==> flow/design.v (excerpt) <==
module comp_mult_top #(
parameter NO_MULT   = 4     ,  
parameter APB_BADDR = 0     ,  
parameter SYS_AW    = 16    ,  
parameter REG_DW    = 16       
)(
input                    clk         ,  
input                    rst_n       ,  
input      [ SYS_AW-1:0] apb_paddr   ,  
input                    apb_psel    ,  
input                    apb_penable ,  
input                    apb_pwrite  ,  
input      [REG_DW -1:0] apb_pwdata  ,  
output                   apb_pready  ,  
output reg [REG_DW -1:0] apb_prdata  ,  
output reg               apb_pslverr ,  
output reg               mem_ce      ,  
output reg               mem_we      ,  
output reg [SYS_AW -1:0] mem_addr    ,  
output reg [     8 -1:0] mem_wr_data ,  
input      [     8 -1:0] mem_rd_data    
);
Size in the first run: about 2500 cells after synthesis, ~180 flip-flops, about 89 I/O pins.
Settings: LEC_CHECK=0, ABC_AREA=0, CAP_MARGIN=30, CELL_PAD_IN_SITES_DETAIL_PLACEMENT=1, CORE_MARGIN=7, CORE_UTILIZATION=56, CTS_CLUSTER_DIAMETER=279, CTS_CLUSTER_SIZE=95, GPL_ROUTABILITY_DRIVEN=1, GPL_TIMING_DRIVEN=1, HOLD_SLACK_MARGIN=0.1, MAX_ROUTING_LAYER=met5, PLACE_DENSITY_LB_ADDON=0.17, SLEW_MARGIN=40; clock period 9.98 ns.
run.sh (not shown) runs the stock make flow with config.mk's settings and CLKGATE_MAP_FILE=.
Edit:
Settings changed: ABC_AREA 0 to unset, CAP_MARGIN 30 to 20, CELL_PAD_IN_SITES_DETAIL_PLACEMENT 1 to unset, CORE_MARGIN 7 to 2, CORE_UTILIZATION 56 to 29, CTS_CLUSTER_DIAMETER 279 to unset, CTS_CLUSTER_SIZE 95 to unset, GPL_ROUTABILITY_DRIVEN 1 to unset, GPL_TIMING_DRIVEN 1 to unset, HOLD_SLACK_MARGIN 0.1 to unset, MAX_ROUTING_LAYER met5 to unset, PLACE_DENSITY_LB_ADDON 0.17 to unset, SLEW_MARGIN 40 to 20.
Clock period 9.98 ns to 11.3 ns, I/O delays scaled along.
Design area rose by about 2.4%.
Wire length went down by about 25%.
First-iteration DRC count goes down by 18%.
Edit:
Settings changed: CORE_UTILIZATION 29 to 66, CTS_CLUSTER_DIAMETER set to 36, SETUP_SLACK_MARGIN set to -0.73.
Clock period 11.3 ns to 7.3 ns, I/O delays scaled along.
=> The changed run reached the layout checks and failed them: setup timing. Cell count goes down by about 11%. Total power goes up by 70%. Combinational power goes up by about 100%. Worst setup slack loses 2.1 ns. Die area goes down by about 55%. Worst hold slack gains 0.014 ns. Final area goes up by about 3.6%. Wire length goes up by 2.6%. Clock power goes up by about 45%. Clock skew goes up by 0.0058 ns.
Edit:
Settings changed: CORE_UTILIZATION 66 to 40, CTS_CLUSTER_DIAMETER 36 to unset, SETUP_SLACK_MARGIN -0.73 to unset.
Clock period 7.3 ns to 11.4 ns, I/O delays scaled along.
Result:
- The changed run went through all stages and came out clean
- combinational power decreases by 48%
- core utilization decreases by 34 points
- via count decreases by about 5%
- register-to-register slack gains 3.3 ns
- die area increases by about 60%

========
comp_mult_top again, from the RTL that the note above started with.
==> flow/config.mk <==
export PLATFORM = sky130hd
export DESIGN_NAME = comp_mult_top
export DESIGN_NICKNAME = comp_mult_top
export VERILOG_FILES = /design/flow/design.v
export SDC_FILE = /design/flow/constraint.sdc
export NUM_CORES = 4
export LEC_CHECK = 0
export ABC_AREA = 1
export CAP_MARGIN = 20
export CELL_PAD_IN_SITES_DETAIL_PLACEMENT = 2
export CELL_PAD_IN_SITES_GLOBAL_PLACEMENT = 2
export CORE_ASPECT_RATIO = 1.06
export CORE_MARGIN = 9
export CORE_UTILIZATION = 40
export CTS_CLUSTER_SIZE = 88
export GPL_TIMING_DRIVEN = 0
export MAX_ROUTING_LAYER = met5
export MIN_ROUTING_LAYER = met1
export SLEW_MARGIN = 20
==> flow/constraint.sdc <==
create_clock -name core_clock -period 6.94 [get_ports {clk}]
set_input_delay 1.3880 -clock core_clock [delete_from_list [all_inputs] [get_ports {clk}]]
set_output_delay 1.3880 -clock core_clock [all_outputs]
set_load 0.01 [all_outputs]
The baseline aborted during global routing (DPL-0033).
Rerun with:
ABC_AREA = unset   (was 1)
CELL_PAD_IN_SITES_DETAIL_PLACEMENT = unset   (was 2)
CELL_PAD_IN_SITES_GLOBAL_PLACEMENT = unset   (was 2)
CORE_ASPECT_RATIO = unset   (was 1.06)
CORE_MARGIN = 2   (was 9)
CTS_CLUSTER_SIZE = unset   (was 88)
GPL_TIMING_DRIVEN = unset   (was 0)
MAX_ROUTING_LAYER = unset   (was met5)
MIN_ROUTING_LAYER = unset   (was met1)
clock period = 10.0 ns   (was 6.94 ns; I/O delays follow)
What happened: The new run finished with timing, DRC and antenna clean; synthesized cell count goes down by a quarter to a third; synthesized area decreases by a little under a tenth; die area fell by about a fifth.
Rerun with:
CAP_MARGIN = 40   (was 20)
CELL_PAD_IN_SITES_GLOBAL_PLACEMENT = 2   (was unset)
CORE_MARGIN = 7   (was 2)
CTS_CLUSTER_DIAMETER = 334   (was unset)
CTS_CLUSTER_SIZE = 41   (was unset)
TNS_END_PERCENT = 15   (was unset)
After rerunning: The changed run completed without violations; global-route usage rises by 0.46 points; sequential share of layout area falls by 0.13 points; fmax is about the same; total power rises by a few percent; die area rises by a little under a tenth.
Rerun with:
ABC_AREA = 1   (was unset)
CAP_MARGIN = 20   (was 40)
CELL_PAD_IN_SITES_DETAIL_PLACEMENT = 2   (was unset)
CORE_ASPECT_RATIO = 0.65   (was unset)
CORE_MARGIN = 9   (was 7)
CTS_CLUSTER_DIAMETER = unset   (was 334)
CTS_CLUSTER_SIZE = 88   (was 41)
MAX_ROUTING_LAYER = met5   (was unset)
MIN_ROUTING_LAYER = met1   (was unset)
TNS_END_PERCENT = unset   (was 15)
=> Utilization decreases by 0.19 points. Power decreases by a quarter to a third. Maximum frequency increases slightly. Cell area increases by a little under a tenth. Sequential power decreases slightly. Area after synthesis increases by a little under a tenth. Via count increases by a quarter to a third. Cell count increases by a quarter to a third. Hold slack improves by 0.054 ns. Sequential share of layout area decreases by 1.3 points. Combinational power decreases by well over a third.
Power figures rest on the tool's default switching activity, not on a simulated workload.
